==> inputs of run a <==
==> flow/design.v <==
module mult32x32_fsm (
    input logic clk,               
    input logic reset,             
    input logic start,             
    output logic busy,             
    output logic [1:0] a_sel,      
    output logic b_sel,            
    output logic [2:0] shift_sel,  
    output logic upd_prod,         
    output logic clr_prod          
);
	typedef enum { idle, handle1, handle2, handle3, handle4, handle5, handle6, handle7, handle8} sm_type;
	sm_type current_state;
	sm_type next_state;
	always_ff @(posedge clk, posedge reset) begin
		if (reset== 1'b1) begin
			current_state <=idle;
		end
		else begin
			current_state <= next_state;
		end
	end
	always_comb begin
		next_state= current_state;
		busy=1'b1;
		upd_prod= 1'b1;
		clr_prod= 1'b0;
		a_sel= 2'b0;
		b_sel= 1'b0;
		shift_sel= 3'b0;
		case(current_state)
			idle: begin
				if(start== 1'b0) begin
					next_state=idle;
					busy=1'b0;
					upd_prod=1'b0;
				end
				else begin
					next_state=handle1;
					busy=1'b0;
					upd_prod=1'b0;
					clr_prod=1'b1;
				end
			end
			handle1: begin
				next_state= handle2;
				a_sel=2'b0;
				b_sel=1'b0;
				shift_sel=3'b0;
			end
			handle2: begin
				next_state= handle3;
				a_sel=2'b01;
				b_sel=1'b0;
				shift_sel=3'b001;
			end
			handle3: begin
				next_state= handle4;
				a_sel=2'b10;
				b_sel=1'b0;
				shift_sel=3'b010;
			end
			handle4: begin
				next_state= handle5;
				a_sel=2'b11;
				b_sel=1'b0;
				shift_sel=3'b011;
			end
			handle5: begin
				next_state= handle6;
				a_sel=2'b0;
				b_sel=1'b1;
				shift_sel=3'b010;
			end
			handle6: begin
				next_state= handle7;
				a_sel=2'b01;
				b_sel=1'b1;
				shift_sel=3'b011;
			end
			handle7: begin
				next_state= handle8;
				a_sel=2'b10;
				b_sel=1'b1;
				shift_sel=3'b100;
			end
			handle8: begin
				next_state= idle;
				a_sel=2'b11;
				b_sel=1'b1;
				shift_sel=3'b101;
			end
		endcase
	end
endmodule
module mult32x32_arith (
    input logic clk,              
    input logic reset,            
    input logic [31:0] a,         
    input logic [31:0] b,         
    input logic [1:0] a_sel,      
    input logic b_sel,            
    input logic [2:0] shift_sel,  
    input logic upd_prod,         
    input logic clr_prod,         
    output logic [63:0] product   
);
logic [15:0] out16;
logic [7:0] out8;
always_comb begin
	case(a_sel)
		2'b00: out8 = a[7:0];
		2'b01: out8 = a[15:8];
		2'b10: out8 = a[23:16];
		2'b11: out8 = a[31:24];
	endcase
end
always_comb begin
	case(b_sel)
		1'b0: out16 = b[15:0];
		1'b1: out16 = b[31:16];
	endcase
end
logic [23:0] mult;
always_comb begin
	mult = out16 * out8;
end
logic [63:0] shifted;
always_comb begin
	shifted = 64'b0;
	case(shift_sel)
		3'b000: shifted = mult;
		3'b001: shifted = mult << 8; 
		3'b010: shifted = mult << 16;
		3'b011: shifted = mult << 24;
		3'b100: shifted = mult << 32;
		3'b101: shifted = mult << 40;
	endcase
end
always_ff @(posedge clk, posedge reset) begin
	if(reset == 1'b1) begin 
		product <= 64'b0;
	end
	else begin
		if(clr_prod == 1'b1) begin
			product <= 64'b0;
		end
		else if (upd_prod == 1'b1) begin
			product <= product + shifted;
		end
	end
end
endmodule
module mult32x32 (
    input logic clk,             
    input logic reset,           
    input logic start,           
    input logic [31:0] a,        
    input logic [31:0] b,        
    output logic busy,           
    output logic [63:0] product  
);
logic [1:0] a_sel;
logic b_sel;
logic [2:0] shift_sel;
logic upd_prod;
logic clr_prod;
mult32x32_fsm fsm(
	.clk(clk),
	.reset(reset),
	.start(start),
	.busy(busy),
	.a_sel(a_sel),
	.b_sel(b_sel),
	.shift_sel(shift_sel),
	.upd_prod(upd_prod),
	.clr_prod(clr_prod)
);
mult32x32_arith arith(
	.clk(clk),
	.reset(reset),
	.a(a),
	.b(b),
	.a_sel(a_sel),
	.b_sel(b_sel),
	.shift_sel(shift_sel),
	.upd_prod(upd_prod),
	.clr_prod(clr_prod),
	.product(product)
);
endmodule
==> flow/run.sh <==
#!/bin/bash
# the make line also repeats each setting of config.mk as NAME=value (left out here)
make -C /OpenROAD-flow-scripts/flow DESIGN_CONFIG=/design/flow/config.mk WORK_HOME=/design/flow/orfs CLKGATE_MAP_FILE= finish
==> flow/config.mk <==
export PLATFORM = sky130hd
export DESIGN_NAME = mult32x32
export DESIGN_NICKNAME = mult32x32
export VERILOG_FILES = /design/flow/design.v
export SDC_FILE = /design/flow/constraint.sdc
export NUM_CORES = 4
export LEC_CHECK = 0
export ABC_AREA = 1
export CAP_MARGIN = 20
export CORE_MARGIN = 10
export CORE_UTILIZATION = 19
export HOLD_SLACK_MARGIN = 0.08
export MIN_ROUTING_LAYER = met2
export SLEW_MARGIN = 20
==> flow/constraint.sdc <==
create_clock -name core_clock -period 12.0 [get_ports {clk}]
set_input_delay 2.4000 -clock core_clock [delete_from_list [all_inputs] [get_ports {clk}]]
set_output_delay 2.4000 -clock core_clock [all_outputs]
set_load 0.01 [all_outputs]
==> run b: changes against run a <==
ABC_AREA = default   (was 1)
CORE_MARGIN = 2   (was 10)
CORE_UTILIZATION = 68   (was 19)
HOLD_SLACK_MARGIN = default   (was 0.08)
MIN_ROUTING_LAYER = default   (was met2)
PLACE_DENSITY = 0.39   (was default)
TNS_END_PERCENT = 10   (was default)
==> flow/constraint.sdc (replaced) <==
create_clock -name core_clock -period 11.5 [get_ports {clk}]
set_input_delay 2.3000 -clock core_clock [delete_from_list [all_inputs] [get_ports {clk}]]
set_output_delay 2.3000 -clock core_clock [all_outputs]
set_load 0.01 [all_outputs]
==> run notes <==
Entry: Yosys synthesis followed by OpenROAD place and route.

Status:
- The flow ran to the end and the layout has no timing, DRC or antenna violations.

Detailed routing:
- The highest layer touched by signal routing is met4.
- The script logs the mean routed wire length per placed instance as 19.4 microns.

Setup path:
- Per STA, the worst path accumulates the most delay in the family AND-OR/OR-AND gates.
- The capture point of the worst register-to-register path is recorded as arith.product[63].

Logic synthesis:
- The synthesized netlist was found by Yosys to have roughly 1500 cells.
- Per the post-synthesis report, the number of cells in the design is about 1500.
- The run gives the most common cell in the netlist as nor2_1.

STA:
- The run puts the final worst slack at 0.558 ns.
-- figures above: run b

==> run notes <==
Entry: Yosys synthesis followed by OpenROAD place and route.

Clock tree:
- Looking at the worst setup and hold paths, the clock pins of their registers show a slew of 0.08 ns.

STA:
- Setup slack on the critical path of the routed design comes to 1.85 ns.

Status:
- The run finished with no timing, DRC or antenna violations.

Setup path:
- The run gives the cell class contributing the biggest share of worst-path delay as adder cells.
- The run gives the worst reg2reg path endpoint as arith.product[55].

Run:
- The tool warning count for the run is 26.

Logic synthesis:
- The run gives the yosys stat cell total as 2019.
- By instance count, the leading cell after synthesis is nand2_1.

Detailed routing:
- The run gives the highest metal layer with signal wires as met5.
- The run gives the per-cell routed wire length as 18.8 microns.

Place:
- OpenSTA, run right after detailed placement, puts the worst setup slack at 1.96 ns.
-- figures above: run a

